== v41 ==
## saw2sin
module saw2sin
( input  var        i_clk
, input  var [15:0] i_saw
, output var [15:0] o_sin
);
make LEC_CHECK=0 CAP_MARGIN=20 CORE_MARGIN=2 CORE_UTILIZATION=70 SLEW_MARGIN=20 finish   # period 54.0 ns
run.sh (not shown) runs the stock make flow with config.mk's settings and CLKGATE_MAP_FILE=.
Status(v41) = ERROR, stage = detailed placement
Inputs modified between v41 and v16:
Settings: putting HOLD_SLACK_MARGIN at -0.1 where nothing was set; swapping 70 for 57 in CORE_UTILIZATION; putting ABC_AREA at 1 where nothing was set; swapping 54.0 for 53.3 in the clock period (ns, I/O delays scaled along).
--- outcome ---
Status for v41 and v16: no clean run
Async set-reset flop share out of synthesis: v16 vs v41 identical
Taking v41 as the reference, in v16 flip-flop and latch count after synthesis has remained practically unchanged, die width has increased, synthesized cell count has increased, floorplan core area has increased, area after synthesis has increased.
v16 ended up with a lower post-synthesis xor/xnor area fraction than v41 did.
Between v41 and v16, the flow reports overall chip area increasing by more than 10%.
Number of cells in the yosys synthesis report came out higher on v16 than on v41.
The number of library cell types mapped by synthesis in v16 sits 49 below the value recorded for v41.
Setup changes, v16 to v13
Settings: setting MIN_ROUTING_LAYER to met2 for the first time; changing CORE_UTILIZATION from 57 to 40; removing HOLD_SLACK_MARGIN (formerly -0.1); setting CORE_ASPECT_RATIO to 1.34 for the first time; changing the clock period (ns, I/O delays scaled along) from 53.3 to 63.8.
--- outcome ---
v16 and v13: no clean run. Between v16 and v13, critical path depth is lower for v13, v16 comes in above that. Relative area change from synthesis to final layout: v13 lower than v16. Going from v16 to v13, wire length per cell after detailed routing shrinks by 0.43 µm. Looking at launching instance or port of the critical path, the i_saw[13] result is from v13; the i_saw[14] one comes from v16. Compared to v16, v13 has slack of the critical path 5.58 ns higher. Diff v16 and v13: die size higher in v13. The post-route non-filler standard cell count reported for v13 is smaller than that of v16 by 1262. Run comparison: v13 uppermost signal routing layer after detailed routing met5; v16 uppermost signal routing layer after detailed routing met4. Measured against each other, v16 and v13 differ in number of antenna violations at the first check in global routing, the higher figure coming from v13. Placeable core area grows by more than a quarter when moving from v16 to v13. v13 vs v16: detailed-routed wire length on met2 down by a little under 10%. Taking v16 as the reference, in v13 worst hold slack across all endpoints picked up an extra 2.17 ns; average via count per standard cell picked up an extra 2.0.
The following lists how v56 was set up differently from v13:
Settings: clearing ABC_AREA, which used to be 1; clearing CORE_ASPECT_RATIO, which used to be 1.34.
### Flow results
- v13 ended up with adder cells as its top logic cell family in the synthesized netlist; v56 ended up with AND-OR/OR-AND gates.
- On v56: number of antenna diodes is 5 higher than what v13 gave.
- Of v13 and v56, the higher tally of filler cells in the layout belongs to v13.
- Post-route worst setup slack (lower): v56
- Relative to v13, headroom to the max-slew limit decreased by 1.3 points in v56.
- v56 vs v13 — global-route wire length before repair rose 9.0%.
- v56 vs v13: total cell area reported by yosys after synthesis down slightly
- Changes observed in v56 relative to v13: via density per instance went up about 0.55%, final area went up 13000 µm².
- Floorplan net count, v56 vs v13: down by a little under 10%
- H-tree depth reported by CTS: v56 vs v13 identical
- v56 closes out successfully: all stages finished, all timing, DRC and antenna checks passed.
diff inputs: v56 => v23
Settings: putting ABC_AREA at 1 where nothing was set; swapping 2 for 4 in CORE_MARGIN; putting PLACE_DENSITY_LB_ADDON at 0.24 where nothing was set; putting GPL_ROUTABILITY_DRIVEN at 0 where nothing was set; putting CORE_ASPECT_RATIO at 1.34 where nothing was set.
Findings:
Per the final summary, v23 finished and its layout is clean on timing, DRC and antenna.
Measured against each other, v56 and v23 differ in worst hold slack, the higher figure coming from v23.
A peak-usage layer in the global routing report of met3 is what v56 shows, while met2 belongs to v23.
Run comparison: v56 worst setup path startpoint i_saw[10]; v23 worst setup path startpoint i_saw[13]
v23 vs v56 — maximum net fanout on the critical path rose 16.
Changes observed in v23 relative to v56: peak per-stage delay on the critical path climbed 0.03 ns; shortest clock period the worst path allows after layout -1.80 ns.
v23 vs v56: synthesized area up

run 1:
The RTL this note starts from:
==> flow/design.v <==
`default_nettype none
module cordic
( input  var [15:0] i_qph  
, output var [15:0] o_sin  
);
logic [15:0] i_x;
logic [15:0] i_y;
always_comb i_x = i_qph[15] ? 16'h0000 : 16'hDBD9;
always_comb i_y = i_qph[15] ? 16'hDBD9 : 16'h0000;
logic [22:0] cordic_angle [0:18];
always_comb cordic_angle[ 0] = 23'h25C80A;  
always_comb cordic_angle[ 1] = 23'h13F670;  
always_comb cordic_angle[ 2] = 23'h0A2223;  
always_comb cordic_angle[ 3] = 23'h05161A;  
always_comb cordic_angle[ 4] = 23'h028BAF;  
always_comb cordic_angle[ 5] = 23'h0145EC;  
always_comb cordic_angle[ 6] = 23'h00A2F8;  
always_comb cordic_angle[ 7] = 23'h00517C;  
always_comb cordic_angle[ 8] = 23'h0028BE;  
always_comb cordic_angle[ 9] = 23'h00145F;  
always_comb cordic_angle[10] = 23'h000A2F;  
always_comb cordic_angle[11] = 23'h000517;  
always_comb cordic_angle[12] = 23'h00028B;  
always_comb cordic_angle[13] = 23'h000145;  
always_comb cordic_angle[14] = 23'h0000A2;  
always_comb cordic_angle[15] = 23'h000051;  
always_comb cordic_angle[16] = 23'h000028;  
always_comb cordic_angle[17] = 23'h000014;  
always_comb cordic_angle[18] = 23'h00000A;  
/*verilator lint_off UNOPTFLAT*/
logic [18:0] x [0:19];
logic [18:0] y [0:19];
logic [22:0] p [0:19];
/*verilator lint_on UNOPTFLAT*/
always_comb x[0] = {1'b0, i_x, {2{1'b0}}};
always_comb y[0] = {1'b0, i_y, {2{1'b0}}};
always_comb p[0] = {i_qph, {7{1'b0}}};
/*verilator lint_off ALWCOMBORDER*/
for (genvar i = 0; i < 19; i = i + 1) begin: l_cordic_steps
  always_comb
    if (p[i][22]) begin
      x[i+1] = x[i] + (y[i] >>> (i+1));
      y[i+1] = y[i] - (x[i] >>> (i+1));
      p[i+1] = p[i] + cordic_angle[i];
    end else begin
      x[i+1] = x[i] - (y[i] >>> (i+1));
      y[i+1] = y[i] + (x[i] >>> (i+1));
      p[i+1] = p[i] - cordic_angle[i];
    end
end
/*verilator lint_on ALWCOMBORDER*/
always_comb
  if (i_qph > 16'd65508)   o_sin = 16'hFFFE;
  else if (i_qph < 16'd32) o_sin = i_qph + (i_qph >> 1);
  else                     o_sin = y[19][17:2];
endmodule
`default_nettype none
module saw2sin
( input  var        i_clk
, input  var [15:0] i_saw
, output var [15:0] o_sin
);
logic invert;
always_comb invert = i_saw[15];
logic reverse;
always_comb reverse = i_saw[14];
logic [15:0] qsaw;
always_comb qsaw = reverse
  ? {~i_saw[13:0], 2'b11}  
  : {i_saw[13:0], 2'b01};  
logic [15:0] qsin;
cordic cordic
( .i_qph (qsaw)
, .o_sin (qsin)
);
logic [16:0] sin;
always_ff @(posedge i_clk) sin <= reverse
  ? (invert ? ~{1'b1, qsin[15:0]}           
            : {1'b1, qsin[15:0]} + 17'd1)   
  : (invert ? ~{1'b1, qsin[15:0]} + 17'd2   
            : {1'b1, qsin[15:0]} + 17'd0);  
always_comb o_sin = sin[16:1];
endmodule
==> flow/config.mk <==
export PLATFORM = sky130hd
export DESIGN_NAME = saw2sin
export DESIGN_NICKNAME = saw2sin
export VERILOG_FILES = /design/flow/design.v
export SDC_FILE = /design/flow/constraint.sdc
export NUM_CORES = 4
export LEC_CHECK = 0
export ABC_AREA = 1
export CAP_MARGIN = 15
export CORE_MARGIN = 2
export CORE_UTILIZATION = 72
export CTS_CLUSTER_DIAMETER = 400
export CTS_CLUSTER_SIZE = 99
export PLACE_DENSITY_LB_ADDON = 0.02
export SLEW_MARGIN = 20
export TNS_END_PERCENT = 10
==> flow/constraint.sdc <==
create_clock -name core_clock -period 38.2 [get_ports {i_clk}]
set_input_delay 7.6400 -clock core_clock [delete_from_list [all_inputs] [get_ports {i_clk}]]
set_output_delay 7.6400 -clock core_clock [all_outputs]
set_load 0.01 [all_outputs]
detailed placement (3_5_place_dp): run 1 exited with error
Here is what was changed in the inputs of run 2 compared with run 1.
- CTS_CLUSTER_SIZE: 99 -> unset
- ABC_AREA: 1 -> unset
- TNS_END_PERCENT: 10 -> unset
- CTS_CLUSTER_DIAMETER: 400 -> unset
- CAP_MARGIN: 15 -> 20
- PLACE_DENSITY_LB_ADDON: 0.02 -> unset
- CORE_UTILIZATION: 72 -> 40
- the clock period (ns, I/O delays scaled along): 38.2 -> 70.0
Results
Run 2 finished every step from synthesis to the final layout, and the layout passed the timing, design-rule and antenna checks.
Delta (run 2 minus run 1): initial core utilization went down 32 points; portion of the post-synthesis area used by sequential elements comparable.
When run 2 is measured against run 1, its multiplexer area fraction after synthesis turns out 0.76 points higher.
Summary of run 2 over run 1: post-synthesis average cell area increased 0.74 um2; post-synthesis instance area lost about 0.65%.
Going from run 1 to run 2, area fraction in compound gates after synthesis grows by 10 points.
On simple-gate share of the synthesized area: between run 2 and run 1, it ends up lower for run 2.
Run 2 against run 1: net count after synthesis shows a reduction of 728; die size up 77%.
### run 2 -> run 3
- an added TNS_END_PERCENT of 5
- a change of CORE_MARGIN from 2 to 7
- an added CTS_CLUSTER_DIAMETER of 330
- a change of CORE_UTILIZATION from 40 to 53
- an added CTS_CLUSTER_SIZE of 95
- an added CORE_ASPECT_RATIO of 0.5
Findings:
| placement-stage worst setup slack | run 3 vs run 2 | 0.022 ns higher |. In terms of number of multi-input logic gates, run 2 and run 3 differ only marginally. Routing usage on met2 was higher in run 3 than in run 2. Against run 2, run 3 comes in 0.32 ns higher on final critical-path required period.
> inputs changed (run 3 -> run 4)
- a deleted CTS_CLUSTER_DIAMETER that had been 330
- a deleted CTS_CLUSTER_SIZE that had been 95
- a change of CORE_UTILIZATION from 53 to 9
- a deleted CORE_ASPECT_RATIO that had been 0.5
- a change of CORE_MARGIN from 7 to 2
- a deleted TNS_END_PERCENT that had been 5
- a change of the clock period (ns, I/O delays scaled along) from 70.0 to 78.7
Results
Run 4: final period utilization is 1.7 points lower than what run 3 reported. Run 3 → run 4: final core utilization -49 points, number of fill cells has increased, met1 capacity usage during global routing fell 30 points, routed wire length lower. Diff run 4..run 3 | total of endpoints with negative setup slack in the final report | unchanged. Of run 4 and run 3, the run reporting the lower global-route usage was run 4. Comparing the two runs side by side, run 4 comes out ahead of run 3 on setup slack.
Input-level comparison between run 5 and run 4:
- TNS_END_PERCENT newly set to 5
- CORE_UTILIZATION changed from 9 to 57
- the clock period (ns, I/O delays scaled along) changed from 78.7 to 57.4
--- outcome ---
Ran to the end and failed final checks on setup timing: run 5. For the critical path depth, run 5 came in about 11% higher than run 4 did. Run 5 against run 4: non-clock buffer count rose by about 3000%; worst setup slack went down by 10.10 ns; routed wire length rose about 40%; critical path's largest stage delay -0.12 ns; overall global routing resource usage now larger.
